==> inputs of lagoon <==
==> flow/design.v <==
module Cinema(input [17:0]SW, input clk, input rst, output reg [17:0]LEDR , input [3:0]KEY, output [7:0]HEX0,
			  output [7:0]HEX4, output [7:0]HEX5, output [7:0]HEX6, output [7:0]HEX7, output [7:0]HEX1, output [7:0]HEX2, output [7:0]HEX3);
integer filmeEscolhido;  
integer filme;  
integer horarioEscolhido;  
integer horario;  
integer assentoEscolhido;  
reg [17:0] assento11;  
reg [17:0] assento12;  
reg [17:0] assento21;  
reg [17:0] assento22;  
integer valorInserido;  
integer valor;  
integer pago;  
integer quantidadeDeIngresso;  
integer trocoFeito;  
integer troco;  
wire [7:0]F = 4'hF;  
wire [7:0]H = 4'hC;  
reg [7:0]dFilme;  
reg [7:0]dHorario;  
reg [7:0]display1;  
reg [7:0]display2;  
reg [7:0]display3;  
reg [7:0]display4;  
integer bouncing;  
integer bouncing2;  
integer i;  
integer pagoAgora;  
always@(posedge clk) begin
  if (rst) begin  
    filmeEscolhido <= 0; filme <= 0; horarioEscolhido <= 0; horario <= 0; assentoEscolhido <= 0;
    assento11 <= 0; assento12 <= 0; assento21 <= 0; assento22 <= 0;
    valorInserido <= 0; valor <= 0; pago <= 0; quantidadeDeIngresso <= 0; trocoFeito <= 0; troco <= 0;
    dFilme <= 0; dHorario <= 0; display1 <= 0; display2 <= 0; display3 <= 0; display4 <= 0;
    bouncing <= 0; LEDR <= 0;
  end else begin
    if(!filmeEscolhido && bouncing == 0) begin  
		troco = 0;
        if(KEY == 4'b1110) begin  
            filme = 1;  
            filmeEscolhido = 1;  
            dFilme = 4'h1;  
            bouncing = 1;  
        end
        if(KEY == 4'b1101) begin  
            filme = 2;  
            filmeEscolhido = 1;  
            dFilme = 4'h2;  
        end
    end
    if(!horarioEscolhido && filmeEscolhido == 1) begin  
        if(KEY == 4'b1011) begin  
            horario = 1;  
            horarioEscolhido = 1;  
            dHorario = 4'h1;  
            display1 = 4'h1;  
            display2 = 4'h4;  
            display3 = 4'h0;  
            display4 = 4'h0;  
        end
        if(KEY == 4'b0111) begin  
            horario = 2;  
            horarioEscolhido = 1;  
            dHorario = 4'h2;  
            display1 = 4'h1;  
            display2 = 4'h6;  
            display3 = 4'h0;  
            display4 = 4'h0;  
        end
    end
    quantidadeDeIngresso=0;  
    if(!assentoEscolhido && horarioEscolhido == 1) begin  
        LEDR = 18'b111111111111111111;  
        for (i = 0; i<18; i = i + 1) begin
            if(SW[i] == 1) quantidadeDeIngresso = quantidadeDeIngresso + 1;  
        end
        valor = quantidadeDeIngresso * 15;  
        if(KEY == 4'b0011) begin  
            assentoEscolhido <= 1;  
            if(filme == 1 && horario == 1) assento11 <= assento11 + SW;  
            if(filme == 1 && horario == 2) assento12 <= assento12 + SW;  
            if(filme == 2 && horario == 1) assento21 <= assento21 + SW;  
            if(filme == 2 && horario == 2) assento22 <= assento22 + SW;  
        end
    end
    if(filme == 1 && horario == 1)begin  
		LEDR = ~assento11;
		bouncing = 0;
	end
    if(filme == 1 && horario == 2)begin  
		LEDR = ~assento12;
		bouncing = 0;
    end
    if(filme == 2 && horario == 1)begin  
		LEDR = ~assento21;
	end
    if(filme == 2 && horario == 2)begin  
		LEDR = ~assento22;
	end
    pagoAgora = pago;
    if (!pago && assentoEscolhido == 1) begin  
        if(KEY == 4'b1110) begin  
            valorInserido = valorInserido + 5;
        end
        if(KEY == 4'b1101) begin  
            valorInserido = valorInserido + 10;
        end
        if(KEY == 4'b1011) begin  
            valorInserido = valorInserido + 20;
        end
        if(KEY == 4'b0111) begin  
            valorInserido = valorInserido + 50;
        end
        if(valor == valorInserido) begin  
			pagoAgora = 1;  
		end
		if (valor < valorInserido && !trocoFeito) begin  
			troco <= valorInserido - valor;  
			pago <= 1;  
			trocoFeito <= 1;  
		end
    end
    if(pagoAgora == 1) begin  
		filmeEscolhido <= 0;
		horarioEscolhido <= 0;
		horario <= 0;
		assentoEscolhido <= 0;
		valorInserido <= 0;
		valor <= 0;
		pago <= 0;
		quantidadeDeIngresso <= 0;
		trocoFeito <= 0;
		pago <= 0;
	end
end
end
reg [7:0] SevenSeg;  
	always @(*)  
	case(F)  
		4'h0: SevenSeg = 8'b11111100;
		4'h1: SevenSeg = 8'b01100000;
		4'h2: SevenSeg = 8'b11011010;
		4'h3: SevenSeg = 8'b11110010;
		4'h4: SevenSeg = 8'b01100110;
		4'h5: SevenSeg = 8'b10110110;
		4'h6: SevenSeg = 8'b10111110;
		4'h7: SevenSeg = 8'b11100000;
		4'h8: SevenSeg = 8'b11111110;
		4'h9: SevenSeg = 8'b11110110;
		4'hF: SevenSeg = 8'b10001110;
		default: SevenSeg = 8'b00000000;
	endcase
	assign {HEX7[0], HEX7[1], HEX7[2], HEX7[3], HEX7[4], HEX7[5], HEX7[6], HEX7[7]} = ~SevenSeg;
	reg [7:0] SevenSeg1;
	always @(*)  
	case(H)
		4'h0: SevenSeg1 = 8'b11111100;
		4'h1: SevenSeg1 = 8'b01100000;
		4'h2: SevenSeg1 = 8'b11011010;
		4'h3: SevenSeg1 = 8'b11110010;
		4'h4: SevenSeg1 = 8'b01100110;
		4'h5: SevenSeg1 = 8'b10110110;
		4'h6: SevenSeg1 = 8'b10111110;
		4'h7: SevenSeg1 = 8'b11100000;
		4'h8: SevenSeg1 = 8'b11111110;
		4'h9: SevenSeg1 = 8'b11110110;
		4'hC: SevenSeg1 = 8'b01101110;
		default: SevenSeg1 = 8'b00000000;
	endcase
	assign {HEX5[0], HEX5[1], HEX5[2], HEX5[3], HEX5[4], HEX5[5], HEX5[6], HEX5[7]} = ~SevenSeg1;
	reg [7:0] SevenSeg2;
	always @(*)  
	case(dFilme)
		4'h0: SevenSeg2 = 8'b11111100;
		4'h1: SevenSeg2 = 8'b01100000;
		4'h2: SevenSeg2 = 8'b11011010;
		4'h3: SevenSeg2 = 8'b11110010;
		4'h4: SevenSeg2 = 8'b01100110;
		4'h5: SevenSeg2 = 8'b10110110;
		4'h6: SevenSeg2 = 8'b10111110;
		4'h7: SevenSeg2 = 8'b11100000;
		4'h8: SevenSeg2 = 8'b11111110;
		4'h9: SevenSeg2 = 8'b11110110;
		4'hC: SevenSeg2 = 8'b01101110;
		default: SevenSeg2 = 8'b00000000;
	endcase
	assign {HEX6[0], HEX6[1], HEX6[2], HEX6[3], HEX6[4], HEX6[5], HEX6[6], HEX6[7]} = ~SevenSeg2;
	reg [7:0] SevenSeg3;
	always @(*)  
	case(dHorario)
		4'h0: SevenSeg3 = 8'b11111100;
		4'h1: SevenSeg3 = 8'b01100000;
		4'h2: SevenSeg3 = 8'b11011010;
		4'h3: SevenSeg3 = 8'b11110010;
		4'h4: SevenSeg3 = 8'b01100110;
		4'h5: SevenSeg3 = 8'b10110110;
		4'h6: SevenSeg3 = 8'b10111110;
		4'h7: SevenSeg3 = 8'b11100000;
		4'h8: SevenSeg3 = 8'b11111110;
		4'h9: SevenSeg3 = 8'b11110110;
		4'hC: SevenSeg3 = 8'b01101110;
		default: SevenSeg3 = 8'b00000000;
	endcase
	assign {HEX4[0], HEX4[1], HEX4[2], HEX4[3], HEX4[4], HEX4[5], HEX4[6], HEX4[7]} = ~SevenSeg3;
	reg [7:0] SevenSeg4;
	always @(*)  
	case(display1)
		4'h0: SevenSeg4 = 8'b11111100;
		4'h1: SevenSeg4 = 8'b01100000;
		4'h2: SevenSeg4 = 8'b11011010;
		4'h3: SevenSeg4 = 8'b11110010;
		4'h4: SevenSeg4 = 8'b01100110;
		4'h5: SevenSeg4 = 8'b10110110;
		4'h6: SevenSeg4 = 8'b10111110;
		4'h7: SevenSeg4 = 8'b11100000;
		4'h8: SevenSeg4 = 8'b11111110;
		4'h9: SevenSeg4 = 8'b11110110;
		4'hC: SevenSeg4 = 8'b01101110;
		default: SevenSeg4 = 8'b00000000;
	endcase
	assign {HEX3[0], HEX3[1], HEX3[2], HEX3[3], HEX3[4], HEX3[5], HEX3[6], HEX3[7]} = ~SevenSeg4;
	reg [7:0] SevenSeg5;
	always @(*)  
	case(display2)
		4'h0: SevenSeg5 = 8'b11111100;
		4'h1: SevenSeg5 = 8'b01100000;
		4'h2: SevenSeg5 = 8'b11011010;
		4'h3: SevenSeg5 = 8'b11110010;
		4'h4: SevenSeg5 = 8'b01100110;
		4'h5: SevenSeg5 = 8'b10110110;
		4'h6: SevenSeg5 = 8'b10111110;
		4'h7: SevenSeg5 = 8'b11100000;
		4'h8: SevenSeg5 = 8'b11111110;
		4'h9: SevenSeg5 = 8'b11110110;
		4'hC: SevenSeg5 = 8'b01101110;
		default: SevenSeg5 = 8'b00000000;
	endcase
	assign {HEX2[0], HEX2[1], HEX2[2], HEX2[3], HEX2[4], HEX2[5], HEX2[6], HEX2[7]} = ~SevenSeg5;
	reg [7:0] SevenSeg6;
	always @(*)  
	case(display3)
		4'h0: SevenSeg6 = 8'b11111100;
		4'h1: SevenSeg6 = 8'b01100000;
		4'h2: SevenSeg6 = 8'b11011010;
		4'h3: SevenSeg6 = 8'b11110010;
		4'h4: SevenSeg6 = 8'b01100110;
		4'h5: SevenSeg6 = 8'b10110110;
		4'h6: SevenSeg6 = 8'b10111110;
		4'h7: SevenSeg6 = 8'b11100000;
		4'h8: SevenSeg6 = 8'b11111110;
		4'h9: SevenSeg6 = 8'b11110110;
		4'hC: SevenSeg6 = 8'b01101110;
		default: SevenSeg6 = 8'b00000000;
	endcase
	assign {HEX1[0], HEX1[1], HEX1[2], HEX1[3], HEX1[4], HEX1[5], HEX1[6], HEX1[7]} = ~SevenSeg6;
	reg [7:0] SevenSeg7;
	always @(*)  
	case(display4)
		4'h0: SevenSeg7 = 8'b11111100;
		4'h1: SevenSeg7 = 8'b01100000;
		4'h2: SevenSeg7 = 8'b11011010;
		4'h3: SevenSeg7 = 8'b11110010;
		4'h4: SevenSeg7 = 8'b01100110;
		4'h5: SevenSeg7 = 8'b10110110;
		4'h6: SevenSeg7 = 8'b10111110;
		4'h7: SevenSeg7 = 8'b11100000;
		4'h8: SevenSeg7 = 8'b11111110;
		4'h9: SevenSeg7 = 8'b11110110;
		4'hC: SevenSeg7 = 8'b01101110;
		default: SevenSeg7 = 8'b00000000;
	endcase
	assign {HEX0[0], HEX0[1], HEX0[2], HEX0[3], HEX0[4], HEX0[5], HEX0[6], HEX0[7]} = ~SevenSeg7;
endmodule
==> flow/run.sh <==
#!/bin/bash
# the make line also repeats each setting of config.mk as NAME=value (left out here)
make -C /OpenROAD-flow-scripts/flow DESIGN_CONFIG=/design/flow/config.mk WORK_HOME=/design/flow/orfs CLKGATE_MAP_FILE= finish
==> flow/config.mk <==
export PLATFORM = sky130hd
export DESIGN_NAME = Cinema
export DESIGN_NICKNAME = Cinema
export VERILOG_FILES = /design/flow/design.v
export SDC_FILE = /design/flow/constraint.sdc
export NUM_CORES = 4
export LEC_CHECK = 0
export ABC_AREA = 0
export CAP_MARGIN = 0
export CELL_PAD_IN_SITES_GLOBAL_PLACEMENT = 0
export CORE_MARGIN = 3
export CORE_UTILIZATION = 66
export MAX_ROUTING_LAYER = met5
export PLACE_DENSITY = 0.65
export SLEW_MARGIN = 20
export TNS_END_PERCENT = 80
==> flow/constraint.sdc <==
create_clock -name core_clock -period 15.7 [get_ports {clk}]
set_input_delay 3.1400 -clock core_clock [delete_from_list [all_inputs] [get_ports {clk}]]
set_output_delay 3.1400 -clock core_clock [all_outputs]
set_load 0.01 [all_outputs]
==> umber: changes against lagoon <==
ABC_AREA = 1   (was 0)
CAP_MARGIN = 15   (was 0)
CELL_PAD_IN_SITES_GLOBAL_PLACEMENT = default   (was 0)
CORE_MARGIN = 2   (was 3)
CORE_UTILIZATION = 72   (was 66)
CTS_CLUSTER_DIAMETER = 91   (was default)
CTS_CLUSTER_SIZE = 72   (was default)
MAX_ROUTING_LAYER = default   (was met5)
PLACE_DENSITY = default   (was 0.65)
SETUP_SLACK_MARGIN = -0.8   (was default)
TNS_END_PERCENT = default   (was 80)
==> flow/constraint.sdc (replaced) <==
create_clock -name core_clock -period 11.2 [get_ports {clk}]
set_input_delay 2.2400 -clock core_clock [delete_from_list [all_inputs] [get_ports {clk}]]
set_output_delay 2.2400 -clock core_clock [all_outputs]
set_load 0.01 [all_outputs]
==> tundra: changes against lagoon <==
CELL_PAD_IN_SITES_GLOBAL_PLACEMENT = 3   (was 0)
CORE_MARGIN = 7   (was 3)
CORE_UTILIZATION = 26   (was 66)
CTS_CLUSTER_DIAMETER = 323   (was default)
CTS_CLUSTER_SIZE = 94   (was default)
GPL_ROUTABILITY_DRIVEN = 0   (was default)
PLACE_DENSITY = default   (was 0.65)
PLACE_DENSITY_LB_ADDON = 0.12   (was default)
TNS_END_PERCENT = 5   (was 80)
==> flow/constraint.sdc (replaced) <==
create_clock -name core_clock -period 19.9 [get_ports {clk}]
set_input_delay 3.9800 -clock core_clock [delete_from_list [all_inputs] [get_ports {clk}]]
set_output_delay 3.9800 -clock core_clock [all_outputs]
set_load 0.01 [all_outputs]
==> metrics.csv <==
metric,value,unit
nets@finish,2597,
CP Depth,72,
FP Core Util,26.3,%
combinational share of cell area,64.5,%
setup TNS,0,ns
Total GRT Usage,14.5,%
Most common cell on crit path,ha_1,
top layer used by detailed routing,met4,
"top cells by count, synth","nand2_1, nor2_1, inv_1",
Top cells by area,"dfxtp_1, ha_1, xnor2_1, a21oi_1, nand2_1",
Setup crit end,trocoFeito[0],
outcome,no timing/DRC/antenna violations,
Worst Path Required,20.29,ns
Post-CTS Setup Bufs,0,
pre-CTS setup slack,0.0333,ns
(the above is from tundra)
==> metrics.csv <==
metric,value,unit
Post-CTS Setup Bufs,79,
grt met3 use,69.6,%
"top cells by count, synth","nand2_1, inv_1, nor2_1",
met1 global-route usage,84.1,%
CTS Buffer Depth,2,
ys async rst share,0,%
Top cells by area,"dfxtp_1, ha_1, nand2_1, inv_1, xor2_1",
Core Rows,56,
Dominant cell area share,21.7,%
Adders+Majority by Area,15.9,%
pre-CTS setup slack,-3.37,ns
Cells after Synth,2549,
DP Area,19300,µm²
Total GRT Usage,89.0,%
Stop stage,5_1_grt,
FP Core Util,73.3,%
first error,[ERROR GRT-0232] Routing congestion too high. Check the congestion heatmap in the GUI.,
outcome,stopped before the end,
(the above is from umber)
==> metrics.csv <==
metric,value,unit
outcome,failed layout checks,
layout check faults,setup timing,
final setup fails,70,
"top cells by count, synth","nand2_1, nor2_1, inv_1",
Most common cell on crit path,ha_4,
Worst Path Required,16.04,ns
combinational share of cell area,64.8,%
Setup crit end,trocoFeito[0],
Post-CTS Setup Bufs,17,
met1 global-route usage,39.6,%
hold_ws,0.456,ns
Final WS setup,-0.652,ns
pre-CTS setup slack,-1.50,ns
CP Depth,74,
FP Core Util,67.7,%
gpl congestion,0.920,
Total GRT Usage,32.7,%
(the above is from lagoon)
